==> 04-05: inputs <==
// cordic_stage
module cordic_stage (clk, reset, X_i, Y_i, Z_i, X_O, Y_O, Z_O);
Settings: LEC_CHECK=0, CAP_MARGIN=20, CELL_PAD_IN_SITES_GLOBAL_PLACEMENT=2, CORE_MARGIN=2, CORE_UTILIZATION=47, GPL_ROUTABILITY_DRIVEN=0, GPL_TIMING_DRIVEN=0, HOLD_SLACK_MARGIN=0.19, SLEW_MARGIN=20; clock period 4.81 ns.
run.sh (not shown) runs the stock make flow with config.mk's settings and CLKGATE_MAP_FILE=.
==> 03-22: changes against 04-05 <==
==> flow/config.mk (replaced) <==
export PLATFORM = sky130hd
export DESIGN_NAME = cordic_stage
export DESIGN_NICKNAME = cordic_stage
export VERILOG_FILES = /design/flow/design.v
export SDC_FILE = /design/flow/constraint.sdc
export NUM_CORES = 4
export LEC_CHECK = 0
export CAP_MARGIN = 20
export CORE_MARGIN = 2
export CORE_UTILIZATION = 72
export CTS_CLUSTER_DIAMETER = 25
export CTS_CLUSTER_SIZE = 32
export SETUP_SLACK_MARGIN = 0.44
export SLEW_MARGIN = 20
==> flow/constraint.sdc (replaced) <==
create_clock -name core_clock -period 3.17 [get_ports {clk}]
set_input_delay 0.6340 -clock core_clock [delete_from_list [all_inputs] [get_ports {clk}]]
set_output_delay 0.6340 -clock core_clock [all_outputs]
set_load 0.01 [all_outputs]
==> 02-04: changes against 04-05 <==
--- a/flow/config.mk
+++ b/flow/config.mk
@@ -6,4 +6,5 @@
 export NUM_CORES = 4
 export LEC_CHECK = 0
+export ABC_AREA = 0
 export CAP_MARGIN = 20
 export CELL_PAD_IN_SITES_GLOBAL_PLACEMENT = 2
@@ -11,5 +12,7 @@
 export CORE_UTILIZATION = 47
 export GPL_ROUTABILITY_DRIVEN = 0
-export GPL_TIMING_DRIVEN = 0
-export HOLD_SLACK_MARGIN = 0.19
+export GPL_TIMING_DRIVEN = 1
+export MAX_ROUTING_LAYER = met4
+export MIN_ROUTING_LAYER = met1
+export SETUP_SLACK_MARGIN = 0.04
 export SLEW_MARGIN = 20
==> notes <==
02-04 went through all stages and came out clean. 03-22 did not get past 5_1_grt. 04-05 completed with no timing, DRC or antenna violations. Against 04-05, the worst setup slack of 02-04 is better by 0.22 ns. In 04-05 the non-clock buffer count is higher than in 02-04, by 151. In 02-04 the first-iteration DRC count is smaller than in 04-05, by 15%. In critical path depth, 04-05 and 02-04 do not differ. Utilization: 04-05 is higher than 02-04 (0.47 points). Against 02-04, the count of clock-buffer cells in the layout of 04-05 is higher by 8. Of 04-05 and 02-04, 02-04 has the higher clock skew (gap 0.0024 ns). In 02-04 the final cell count is smaller than in 04-05, by 1.8%.
==> figures <==
	02-04	04-05	03-22
Type of the worst setup path	flip-flop to primary output	flip-flop to primary output	-
Highest layer used for signal routing	met4	met5	-
Req. time, crit path	3.85 ns	3.85 ns	-
Floorplan-stage core utilization	47.40%	47.40%	72.99%
Worst path setup slack after routing	0.4427 ns	0.2247 ns	-
Final wirelength	161.7 mm	189.2 mm	-
Die width	354.8 um	354.8 um	287.5 um
Kind of capture point of the worst setup path	primary output	primary output	-
Flop share of the area	24.58%	24.36%	-
Critical path startpoint category	flip-flop	flip-flop	-
Status	timing/DRC/antenna clean	timing/DRC/antenna clean	aborted with a tool error
Last stage reached	-	-	5_1_grt
Area fraction of clock buffers and clock inverters	5.060%	5.067%	-

* * *

==> trial 63: inputs <==
cordic_stage again, from the RTL that the note above started with.
clock: 3.36 ns
lec_check: 0
cap_margin: 5
cell_pad_in_sites_global_placement: 0
core_margin: 2
core_utilization: 56
cts_cluster_size: 43
gpl_routability_driven: 0
gpl_timing_driven: 1
max_routing_layer: met4
min_routing_layer: met1
place_density_lb_addon: 0.01
slew_margin: 0
==> trial 10: changes against trial 63 <==
Settings changed: CAP_MARGIN 5 to 20, CELL_PAD_IN_SITES_GLOBAL_PLACEMENT 0 to not set, CORE_UTILIZATION 56 to 70, CTS_CLUSTER_SIZE 43 to 32, GPL_ROUTABILITY_DRIVEN 0 to not set, GPL_TIMING_DRIVEN 1 to not set, MAX_ROUTING_LAYER met4 to not set, MIN_ROUTING_LAYER met1 to not set, PLACE_DENSITY_LB_ADDON 0.01 to not set, SLEW_MARGIN 0 to 20.
==> flow/constraint.sdc (replaced) <==
create_clock -name core_clock -period 3.17 [get_ports {clk}]
set_input_delay 0.6340 -clock core_clock [delete_from_list [all_inputs] [get_ports {clk}]]
set_output_delay 0.6340 -clock core_clock [all_outputs]
set_load 0.01 [all_outputs]
==> trial 58: changes against trial 63 <==
Settings changed: CAP_MARGIN 5 to 20, CELL_PAD_IN_SITES_GLOBAL_PLACEMENT 0 to not set, CORE_UTILIZATION 56 to 40, CTS_CLUSTER_SIZE 43 to not set, GPL_ROUTABILITY_DRIVEN 0 to not set, GPL_TIMING_DRIVEN 1 to not set, MAX_ROUTING_LAYER met4 to not set, MIN_ROUTING_LAYER met1 to met2, PLACE_DENSITY_LB_ADDON 0.01 to not set, SLEW_MARGIN 0 to 20.
==> flow/constraint.sdc (replaced) <==
create_clock -name core_clock -period 2.39 [get_ports {clk}]
set_input_delay 0.4780 -clock core_clock [delete_from_list [all_inputs] [get_ports {clk}]]
set_output_delay 0.4780 -clock core_clock [all_outputs]
set_load 0.01 [all_outputs]
==> run notes <==
The implementation run finished. Per the finish-stage timing summary, setup violations number 346. The checks that failed: negative setup slack. Wire segments on met2 add up to 108000 um in the final route. Post-route worst setup slack landed at -690 ps. The flow ran to the end, but the layout failed its checks. Routing resource usage on met1 recorded by global route was 0%.
(the above is from trial 58)
==> run notes <==
The implementation run finished. The run finished with no timing, DRC or antenna violations. Global routing met1 resource utilization landed at 36.2%. Met2 wirelength from detailed routing landed at 71100 um. The last timing report of the flow puts the setup violation total at 0. Post-route worst setup slack landed at 37.8 ps.
(the above is from trial 63)
==> run notes <==
The implementation run finished. Yosys cell count landed at 6961. Recorded from the global router log, the overflow total was 0. After layout, the worst setup slack is -38.8 ps. For this run, the final setup violation count is recorded as 2. Global routing met1 resource utilization landed at 44.4%. The run finished, with violations left. Sum of buffers and inverters on the critical path landed at 1. Number of cells in the finished layout apart from fillers landed at 8484.

In this run the layout check failures are negative setup slack.
(the above is from trial 10)

* * *

==> 07-10: inputs <==
Starting RTL as in the previous note.
make LEC_CHECK=0 CAP_MARGIN=20 CORE_MARGIN=2 CORE_UTILIZATION=72 CTS_CLUSTER_DIAMETER=331 CTS_CLUSTER_SIZE=95 PLACE_DENSITY=0.36 SLEW_MARGIN=20 finish   # period 2.73 ns
==> 09-23 (differences from 07-10) <==
--- a/flow/config.mk
+++ b/flow/config.mk
@@ -8,7 +8,6 @@
 export CAP_MARGIN = 20
 export CORE_MARGIN = 2
-export CORE_UTILIZATION = 72
-export CTS_CLUSTER_DIAMETER = 331
-export CTS_CLUSTER_SIZE = 95
-export PLACE_DENSITY = 0.36
+export CORE_UTILIZATION = 70
+export CTS_CLUSTER_DIAMETER = 52
+export SETUP_SLACK_MARGIN = 0.93
 export SLEW_MARGIN = 20
==> flow/constraint.sdc (replaced) <==
create_clock -name core_clock -period 3.17 [get_ports {clk}]
set_input_delay 0.6340 -clock core_clock [delete_from_list [all_inputs] [get_ports {clk}]]
set_output_delay 0.6340 -clock core_clock [all_outputs]
set_load 0.01 [all_outputs]
==> flow_results.org <==
* Implementation run

** Floorplanning
- Die W :: 291.5 um
- Core region area :: 81980 um2
- Floorplan core density :: 0.7057
- The floorplan step defined a die boundary enclosing 84960 um2.
- Number of rows in the core area :: 105

** Clock tree
- The H-tree was split into 3 levels.
- Number of buffers added for setup after CTS :: 143
- Counting the buffers created by CTS gives 101.

** Place
- Prior to clock tree synthesis, the placed netlist has a worst setup slack of -0.1106 ns.
- The congestion estimate from routability-driven global placement came to 0.9398.
- Cell count after placement :: 8140
- Half-perimeter wire length of the detailed placement result :: 112700 um

** STA
- In the post-route analysis, the smallest setup slack over all paths is -0.1777 ns.
- Setup violators final :: 19

** Status
- Status :: failed layout checks
- The checks that failed: setup timing.

** Global routing
- Met3 usage in global routing :: 0.05108
- Across every metal layer, demand over resource in global routing totals 0.3692.
- Met1 track utilization from global routing :: 0.4751
- For this run the aggregate overflow at the end of global routing stands at 0.
(the above is from 09-23)
==> flow_results.org <==
#+TITLE: Implementation results

** Clock tree
- Number of buffers added for setup after CTS :: 175
- Per the CTS log, the maximum H-tree level is 1.

** Floorplanning
- Die W :: 287.5 um
- Floorplan core density :: 0.7299
- Core region area :: 79260 um2
- The floorplan step defined a die boundary enclosing 82630 um2.

** Global routing
- Global routing finished with a remaining overflow of 13.
- met1 track demand over resource after global routing is 0.6758.
- Total track usage :: 0.6802
- Met3 usage in global routing :: 0.4436

** Place
- Worst slack after detailed placement :: -0.4692 ns

** Status
- The tool reported: "[ERROR GRT-0232] Routing congestion too high. Check the congestion heatmap in the GUI".
- It got as far as global routing and failed there.
- Status :: stopped before the end
(the above is from 07-10)

* * *

==> v37: inputs <==
cordic_stage again, from the RTL that the note above started with.
clock: 2.31 ns
lec_check: 0
cap_margin: 20
core_aspect_ratio: 0.5
core_margin: 2
core_utilization: 66
cts_cluster_diameter: 370
cts_cluster_size: 50
hold_slack_margin: 0.29
place_density_lb_addon: 0.0
setup_slack_margin: 0.6
slew_margin: 20
==> v17: changes against v37 <==
==> flow/config.mk (replaced) <==
export PLATFORM = sky130hd
export DESIGN_NAME = cordic_stage
export DESIGN_NICKNAME = cordic_stage
export VERILOG_FILES = /design/flow/design.v
export SDC_FILE = /design/flow/constraint.sdc
export NUM_CORES = 4
export LEC_CHECK = 0
export CAP_MARGIN = 20
export CORE_MARGIN = 2
export CORE_UTILIZATION = 40
export SLEW_MARGIN = 20
==> flow/constraint.sdc (replaced) <==
create_clock -name core_clock -period 3.52 [get_ports {clk}]
set_input_delay 0.7040 -clock core_clock [delete_from_list [all_inputs] [get_ports {clk}]]
set_output_delay 0.7040 -clock core_clock [all_outputs]
set_load 0.01 [all_outputs]
==> v5: changes against v37 <==
==> flow/config.mk (replaced) <==
export PLATFORM = sky130hd
export DESIGN_NAME = cordic_stage
export DESIGN_NICKNAME = cordic_stage
export VERILOG_FILES = /design/flow/design.v
export SDC_FILE = /design/flow/constraint.sdc
export NUM_CORES = 4
export LEC_CHECK = 0
export CAP_MARGIN = 20
export CORE_MARGIN = 2
export CORE_UTILIZATION = 70
export PLACE_DENSITY = 0.91
export SETUP_SLACK_MARGIN = 0.92
export SLEW_MARGIN = 20
==> flow/constraint.sdc (replaced) <==
create_clock -name core_clock -period 3.17 [get_ports {clk}]
set_input_delay 0.6340 -clock core_clock [delete_from_list [all_inputs] [get_ports {clk}]]
set_output_delay 0.6340 -clock core_clock [all_outputs]
set_load 0.01 [all_outputs]
==> v33: changes against v37 <==
==> flow/config.mk (replaced) <==
export PLATFORM = sky130hd
export DESIGN_NAME = cordic_stage
export DESIGN_NICKNAME = cordic_stage
export VERILOG_FILES = /design/flow/design.v
export SDC_FILE = /design/flow/constraint.sdc
export NUM_CORES = 4
export LEC_CHECK = 0
export CAP_MARGIN = 20
export CORE_MARGIN = 2
export CORE_UTILIZATION = 70
export SLEW_MARGIN = 20
==> flow/constraint.sdc (replaced) <==
create_clock -name core_clock -period 3.17 [get_ports {clk}]
set_input_delay 0.6340 -clock core_clock [delete_from_list [all_inputs] [get_ports {clk}]]
set_output_delay 0.6340 -clock core_clock [all_outputs]
set_load 0.01 [all_outputs]
==> reports/results.ini <==
[placed_design]
dpl.hpwl_mm = 118.6
placed_cell_area_um2 = 61850
place_ws_ns = 0.03010
gp_congestion = 0.9014

[die]
fp-utilization_pct = 40.27

[outcome]
status = finished clean

[end of results for v17]
==> reports/results.ini <==
[outcome]
status = aborted with a tool error
stop_stage = global routing (5_1_grt)

[synthesis]
logic_family = AND-OR/OR-AND gates
synth.ff_latch_count = 783

[cts]
hold_buffers = 0

[placed_design]
place_ws_ns = -0.1625
gp_congestion = 0.9702
placed_cell_area_um2 = 62690

[die]
fp-utilization_pct = 70.57

[end of results for v5]
==> reports/results.ini <==
[outcome]
status = aborted with a tool error
error = [ERROR DPL-0033] detailed placement checks failed during check placement.
stop_stage = clock tree synthesis (4_1_cts)

[placed_design]
gp_congestion = 1.000
place_ws_ns = -0.8987
placed_cell_area_um2 = 76790

[end of results for v37]
==> reports/results.ini <==
[timing]
setup_slack_ns = -0.03875
setup_viol_count_final = 2

[placed_design]
gp_congestion = 0.9858
dpl.hpwl_mm = 120.2

[outcome]
status = finished with violations
violations = setup timing

[end of results for v33]
